## Power_Spec_Cal
module Power_Spec_Cal(
           input wire clk,
           input wire rst,
           input wire dv,
           input wire [9:0] xk_index,
           input wire [24:0] fft_data_out_re,
           input wire [24:0] fft_data_out_im,
           output reg [49:0] Power_Spec,		 
           output reg data_valid,				 
           output reg dv_FFT					 
       );
Size in the first run: about 5000 cells after synthesis, about 120 I/O pins.
make LEC_CHECK=0 ABC_AREA=0 CAP_MARGIN=5 CELL_PAD_IN_SITES_DETAIL_PLACEMENT=1 CELL_PAD_IN_SITES_GLOBAL_PLACEMENT=2 CORE_ASPECT_RATIO=0.71 CORE_MARGIN=10 CORE_UTILIZATION=40 CTS_CLUSTER_DIAMETER=315 GPL_TIMING_DRIVEN=0 MAX_ROUTING_LAYER=met5 SETUP_SLACK_MARGIN=1.59 SLEW_MARGIN=25 finish   # period 8.0 ns
run.sh (not shown) runs the stock make flow with config.mk's settings and CLKGATE_MAP_FILE=.
Rerun with:
ABC_AREA = default   (was 0)
CAP_MARGIN = 35   (was 5)
CELL_PAD_IN_SITES_DETAIL_PLACEMENT = default   (was 1)
CELL_PAD_IN_SITES_GLOBAL_PLACEMENT = default   (was 2)
CORE_ASPECT_RATIO = default   (was 0.71)
CORE_MARGIN = 2   (was 10)
CORE_UTILIZATION = 72   (was 40)
CTS_CLUSTER_DIAMETER = default   (was 315)
GPL_TIMING_DRIVEN = default   (was 0)
MAX_ROUTING_LAYER = default   (was met5)
PLACE_DENSITY = 0.65   (was default)
SETUP_SLACK_MARGIN = 1.65   (was 1.59)
SLEW_MARGIN = 20   (was 25)
clock period = 6.44 ns   (was 8.0 ns; I/O delays follow)
Result: The new run completed and failed the layout checks on setup timing. Critical path depth came out higher by 5. Die area drops by well over a third.
Rerun with:
CAP_MARGIN = 20   (was 35)
CORE_UTILIZATION = 40   (was 72)
PLACE_DENSITY = 0.6   (was 0.65)
SETUP_SLACK_MARGIN = default   (was 1.65)
clock period = 7.69 ns   (was 6.44 ns; I/O delays follow)
Result: The changed run finished clean; final area came out lower by 10%; count of clock-buffer cells in the layout shrinks by 2; worst setup slack improved by 0.87 ns; register-to-register slack improves by 0.87 ns.
Rerun with:
CORE_UTILIZATION = 17   (was 40)
Result: The changed run completed without violations. Hold slack got worse by 0.015 ns. Wire length rises by a little under a tenth. Via count goes up slightly. Clock-buffer cell count came out higher by 17. Worst setup slack gets worse by 0.0081 ns. Utilization decreases by 25 points.
Rerun with:
CORE_ASPECT_RATIO = 0.71   (was default)
CORE_MARGIN = 10   (was 2)
CORE_UTILIZATION = 40   (was 17)
PLACE_DENSITY = default   (was 0.6)
SLEW_MARGIN = 25   (was 20)
clock period = 8.0 ns   (was 7.69 ns; I/O delays follow)
Hold slack gets better by 0.029 ns.
Wire length came out lower by 4.1%.
Global-route usage came out higher by 8.6 points.
Via count came out lower by 1.3%.
Clock-buffer cell count came out lower by 21.
Core utilization came out higher by 25 points.
Setup slack gets better by 0.089 ns.
Die size came out lower by about 53%.
Register-to-register slack gets better by 0.09 ns.

* * *

Setup of v25:
Power_Spec_Cal again, from the RTL that the note above started with.
## Power_Spec_Cal
module Power_Spec_Cal(
           input wire clk,
           input wire rst,
           input wire dv,
           input wire [9:0] xk_index,
           input wire [24:0] fft_data_out_re,
           input wire [24:0] fft_data_out_im,
           output reg [49:0] Power_Spec,		 
           output reg data_valid,				 
           output reg dv_FFT					 
       );
Settings: LEC_CHECK=0, ABC_AREA=1, CAP_MARGIN=5, CELL_PAD_IN_SITES_DETAIL_PLACEMENT=1, CELL_PAD_IN_SITES_GLOBAL_PLACEMENT=3, CORE_ASPECT_RATIO=1.86, CORE_MARGIN=8, CORE_UTILIZATION=40, CTS_CLUSTER_DIAMETER=315, GPL_TIMING_DRIVEN=0, MAX_ROUTING_LAYER=met5, SETUP_SLACK_MARGIN=0.78, SLEW_MARGIN=25; clock period 7.34 ns.
v25: PASS, flow complete, no timing, DRC or antenna violations
For v15, these inputs were changed with respect to v25:
Settings: removing CORE_ASPECT_RATIO (formerly 1.86); setting PLACE_DENSITY to 0.6 for the first time; removing MAX_ROUTING_LAYER (formerly met5); removing SETUP_SLACK_MARGIN (formerly 0.78); changing SLEW_MARGIN from 25 to 20; changing CORE_UTILIZATION from 40 to 71; removing CTS_CLUSTER_DIAMETER (formerly 315); removing ABC_AREA (formerly 1); removing CELL_PAD_IN_SITES_GLOBAL_PLACEMENT (formerly 3); changing CAP_MARGIN from 5 to 20; removing CELL_PAD_IN_SITES_DETAIL_PLACEMENT (formerly 1); removing GPL_TIMING_DRIVEN (formerly 0); changing CORE_MARGIN from 8 to 2; changing the clock period (ns, I/O delays scaled along) from 7.34 to 6.38.
### Flow results
v15: all stages done; final checks FAILED (setup timing). Between v15 and v25, it is v15 whose critical-path maximum fanout is higher, by 4. In the tables for v15 and v25, sequential share of layout area reads higher with v15. v15 vs. v25: standard cell area after detailed placement went down 1.2%, clock-buffer cell count now sits lower. Compare v15 and v25 | clock latency reported for the late side of the worst-skew pair lower: v15. The run showing the greater hold slack is v15. Compared to v25, v15 has fraction of cell area in non-clock buffers 3.6 points higher. Of v15 and v25, the run reporting the lower aggregate negative setup slack was v15. Maximum frequency, v15 and v25: higher on v25. Going from v25 to v15, the final period demand of the worst path was found to have gone up by 380 ps. Synthesized cell count (v25 / v15): 1.3.
> inputs changed (v15 -> v55)
Settings: a change of CORE_UTILIZATION from 71 to 31; a change of the clock period (ns, I/O delays scaled along) from 6.38 to 10.9.
==> results <==
v55 has completed all stages; timing, DRC and antenna checks passed. Status v15: flow complete, layout not clean - setup timing. Run comparison: v15 capture point of the worst path Multiplier_IM.p_1[40]; v55 capture point of the worst path Multiplier_IM.p_1[48]. Cell depth of the worst flop-to-flop path went down by more than 10% going from v15 to v55. Relative to v15, area taken by flip-flops and latches decreased by about 1.4% in v55. Uppermost signal routing layer after detailed routing = met4: v55; uppermost signal routing layer after detailed routing = met5: v15.
The following lists how v53 was set up differently from v55:
Settings: an added SETUP_SLACK_MARGIN of -0.38; a change of PLACE_DENSITY from 0.6 to 0.63; a change of CORE_UTILIZATION from 31 to 72; a change of the clock period (ns, I/O delays scaled along) from 10.9 to 5.72.
- v53 completed end to end; final checks failed (setup timing).
- v55 finished all stages; the layout is clean.
- Looking only at height of the die, and setting everything else aside, the lower value of v53 and v55 goes to v53.
- Going from v55 to v53, total routing resource utilization after global routing picked up an extra 23 points, layout sequential cell count stayed essentially flat, via total after detailed routing higher.
- v53 has non-filler instance count after layout below what v55 had.
- For layout clock buffer count, dividing the value from v55 by the value from v53 gives 0.913.
- Cell area | v53 vs v55 | v53 larger
- For v55, the critical path startpoint was Multiplier_IM.a_r[24], unlike v53, where it was Multiplier_RE.a_r[14].
- Compared with v55, wire length in v53 increased by more than 10%.
- Looking only at first-iteration DRC count, and setting everything else aside, the higher value of v53 and v55 goes to v53.
#### Input delta (v12 over v53)
Settings: changing SETUP_SLACK_MARGIN from -0.38 to 1.33; removing PLACE_DENSITY (formerly 0.63); changing CORE_UTILIZATION from 72 to 64; changing the clock period (ns, I/O delays scaled along) from 5.72 to 5.41.
Notes after the runs:
Nothing crashed in v12 and all stages finished; the problem is that the final layout failed, the offending checks being setup timing. In the metrics for v12 and v53, the one carrying the higher first-iteration DRC count is v53. [compare] base=v53 new=v12: number of global-route vias before repair has decreased, met2 demand-to-capacity share in global routing now sits lower, count of buffers not belonging to the clock network in the layout climbed 40, worst hold-check slack went down by 7.8 ps. Relative to v53, the final worst-path cycle share of v12 is higher by 2.5 points.

* * *

Power_Spec_Cal again, from the RTL that the note above started with.
export LEC_CHECK = 0
export CAP_MARGIN = 20
export CELL_PAD_IN_SITES_DETAIL_PLACEMENT = 2
export CORE_ASPECT_RATIO = 1.23
export CORE_MARGIN = 2
export CORE_UTILIZATION = 40
export CTS_CLUSTER_DIAMETER = 64
export GPL_TIMING_DRIVEN = 0
export HOLD_SLACK_MARGIN = 0.18
export MAX_ROUTING_LAYER = met4
export PLACE_DENSITY_LB_ADDON = 0.04
export SLEW_MARGIN = 35
export TNS_END_PERCENT = 50
create_clock -name core_clock -period 8.0 [get_ports {clk}]
Edit:
==> flow/config.mk (replaced) <==
export PLATFORM = sky130hd
export DESIGN_NAME = Power_Spec_Cal
export DESIGN_NICKNAME = Power_Spec_Cal
export VERILOG_FILES = /design/flow/design.v
export SDC_FILE = /design/flow/constraint.sdc
export NUM_CORES = 4
export LEC_CHECK = 0
export CAP_MARGIN = 20
export CORE_MARGIN = 2
export CORE_UTILIZATION = 72
export PLACE_DENSITY = 0.65
export SETUP_SLACK_MARGIN = -0.49
export SLEW_MARGIN = 20
==> flow/constraint.sdc (replaced) <==
create_clock -name core_clock -period 6.32 [get_ports {clk}]
set_input_delay 1.2640 -clock core_clock [delete_from_list [all_inputs] [get_ports {clk}]]
set_output_delay 1.2640 -clock core_clock [all_outputs]
set_load 0.01 [all_outputs]
With this change the flow finished but fails on setup timing.
Fmax came out higher by 11%.
Cell area climbs by 8.7%.
First-iteration DRC count came out higher by 66%.
Routed wire length fell by 20%.
Hold slack gains 7.8 ps.
Non-clock buffer count grows by 627.
Via count rose by 7.2%.
Cell count drops by 2.2%.
Setup slack is worse by 930 ps.

* * *

v47:
Starting RTL as in the previous note.
==> flow/config.mk <==
export PLATFORM = sky130hd
export DESIGN_NAME = Power_Spec_Cal
export DESIGN_NICKNAME = Power_Spec_Cal
export VERILOG_FILES = /design/flow/design.v
export SDC_FILE = /design/flow/constraint.sdc
export NUM_CORES = 4
export LEC_CHECK = 0
export ABC_AREA = 0
export CAP_MARGIN = 40
export CELL_PAD_IN_SITES_DETAIL_PLACEMENT = 0
export CELL_PAD_IN_SITES_GLOBAL_PLACEMENT = 1
export CORE_MARGIN = 2
export CORE_UTILIZATION = 52
export CTS_CLUSTER_DIAMETER = 303
export MAX_ROUTING_LAYER = met5
export PLACE_DENSITY = 0.45
export SETUP_SLACK_MARGIN = 1.73
export SLEW_MARGIN = 20
export TNS_END_PERCENT = 20
==> flow/constraint.sdc <==
create_clock -name core_clock -period 8.74 [get_ports {clk}]
set_input_delay 1.7480 -clock core_clock [delete_from_list [all_inputs] [get_ports {clk}]]
set_output_delay 1.7480 -clock core_clock [all_outputs]
set_load 0.01 [all_outputs]
diff inputs: v47 => v8
Settings: CORE_UTILIZATION now 69, was 52; CELL_PAD_IN_SITES_GLOBAL_PLACEMENT no longer set, was 1; SETUP_SLACK_MARGIN no longer set, was 1.73; CELL_PAD_IN_SITES_DETAIL_PLACEMENT no longer set, was 0; ABC_AREA now 1, was 0; MAX_ROUTING_LAYER no longer set, was met5; CTS_CLUSTER_DIAMETER now 367, was 303; TNS_END_PERCENT no longer set, was 20; PLACE_DENSITY now 0.39, was 0.45; CAP_MARGIN now 20, was 40; the clock period (ns, I/O delays scaled along) now 6.36, was 8.74.
## What came out
- In v8 the implementation completed, yet the final layout does not meet the checks, the culprit being negative setup slack.
- [v8] fmax rose about 8% relative to v47
- v8: final setup slack of the worst path 1.88 ns below v47
- Diff v47 -> v8 | post-synthesis chip area from yosys | up by a little under 10%
- Fraction of standard cell area that is sequential sits lower in v8 than in v47.
- Standard-cell row count (v8 vs. v47) decreases by a little under 10%
- Tally of clock buffers in the finished layout | v8 below v47
- Going from v47 to v8, the non-clock buffer count was found to have gone up by 32%.
- | cell count after placement | v8 vs v47 | 1530 higher |
- Clock network area share came out lower on v8 than on v47.
Edits applied to the flow inputs when going from v8 to v40:
Settings: an added TNS_END_PERCENT of 50; a change of PLACE_DENSITY from 0.39 to 0.6; an added HOLD_SLACK_MARGIN of 0.12; a change of CORE_UTILIZATION from 69 to 40; a deleted CTS_CLUSTER_DIAMETER that had been 367; a deleted ABC_AREA that had been 1; a change of the clock period (ns, I/O delays scaled along) from 6.36 to 8.0.
Notes after the runs:
- Having completed the whole flow, v40 delivered a layout that passed the timing, design-rule and antenna checks.
- Against v8, v40 comes in about 13% lower on post-placement cell count.
- | maximum frequency | higher: v8 |
- Lower worst clock skew among v40 and v8: v8
- Relative to v8, the chip footprint of v40 is higher by 49000 sq um.
- Delta (v40 minus v8): multi-input gate area in the final layout now sits lower.
- Diff v8 -> v40: total length of routed wires decreased by 25% relative to the old numbers, share of synthesized cell area in and-or and or-and compound cells shows an increase of 2.0 points.

* * *

Power_Spec_Cal again, from the RTL that the note above started with.
make LEC_CHECK=0 ABC_AREA=1 CAP_MARGIN=10 CELL_PAD_IN_SITES_DETAIL_PLACEMENT=2 CELL_PAD_IN_SITES_GLOBAL_PLACEMENT=0 CORE_ASPECT_RATIO=0.53 CORE_MARGIN=6 CORE_UTILIZATION=69 CTS_CLUSTER_DIAMETER=285 CTS_CLUSTER_SIZE=27 GPL_ROUTABILITY_DRIVEN=0 GPL_TIMING_DRIVEN=0 MAX_ROUTING_LAYER=met5 MIN_ROUTING_LAYER=met1 SETUP_SLACK_MARGIN=3.29 SLEW_MARGIN=25 TNS_END_PERCENT=30 finish   # period 11.1 ns
The baseline stopped in detailed placement.
Next try:
ABC_AREA = 0   (was 1)
CELL_PAD_IN_SITES_DETAIL_PLACEMENT = default   (was 2)
CORE_ASPECT_RATIO = 0.72   (was 0.53)
CORE_MARGIN = 2   (was 6)
CORE_UTILIZATION = 72   (was 69)
CTS_CLUSTER_DIAMETER = 30   (was 285)
CTS_CLUSTER_SIZE = 71   (was 27)
GPL_ROUTABILITY_DRIVEN = default   (was 0)
GPL_TIMING_DRIVEN = default   (was 0)
MIN_ROUTING_LAYER = default   (was met1)
PLACE_DENSITY_LB_ADDON = 0.04   (was default)
SETUP_SLACK_MARGIN = 2.4   (was 3.29)
SLEW_MARGIN = 35   (was 25)
clock period = 8.15 ns   (was 11.1 ns; I/O delays follow)
- The changed run produced a clean layout
- synthesized cell count came out lower by a quarter to a third
- die size is lower by about a fifth
- synthesized area is lower by a little under a tenth
Next try:
ABC_AREA = default   (was 0)
CAP_MARGIN = 20   (was 10)
CELL_PAD_IN_SITES_GLOBAL_PLACEMENT = default   (was 0)
CORE_ASPECT_RATIO = default   (was 0.72)
CTS_CLUSTER_DIAMETER = default   (was 30)
CTS_CLUSTER_SIZE = 10   (was 71)
MAX_ROUTING_LAYER = default   (was met5)
PLACE_DENSITY = 0.6   (was default)
PLACE_DENSITY_LB_ADDON = default   (was 0.04)
SETUP_SLACK_MARGIN = 1.19   (was 2.4)
SLEW_MARGIN = 20   (was 35)
TNS_END_PERCENT = 5   (was 30)
clock period = 5.54 ns   (was 8.15 ns; I/O delays follow)
Now the flow finished but failed the layout checks on negative setup slack.
Routed wire length falls by about 1.6%.
Register-to-register slack degrades by 2.5 ns.
Cell count rose by 7.4%.
Critical path depth came out lower by 2.
Cell area increases by about 5%.
Fmax rose by 1.6%.
Flip-flop count is unchanged.
Synthesized area is unchanged.
Global-route usage is lower by 0.80 points.
Next try:
CAP_MARGIN = 30   (was 20)
CTS_CLUSTER_SIZE = default   (was 10)
PLACE_DENSITY = 0.63   (was 0.6)
SETUP_SLACK_MARGIN = -0.43   (was 1.19)
TNS_END_PERCENT = default   (was 5)
clock period = 6.26 ns   (was 5.54 ns; I/O delays follow)
Result:
- The changed run produced a layout that fails on negative setup slack
- worst hold slack is better by 0.0048 ns
- routed wire length falls by 2.5%
- cell area came out lower by 1.1%
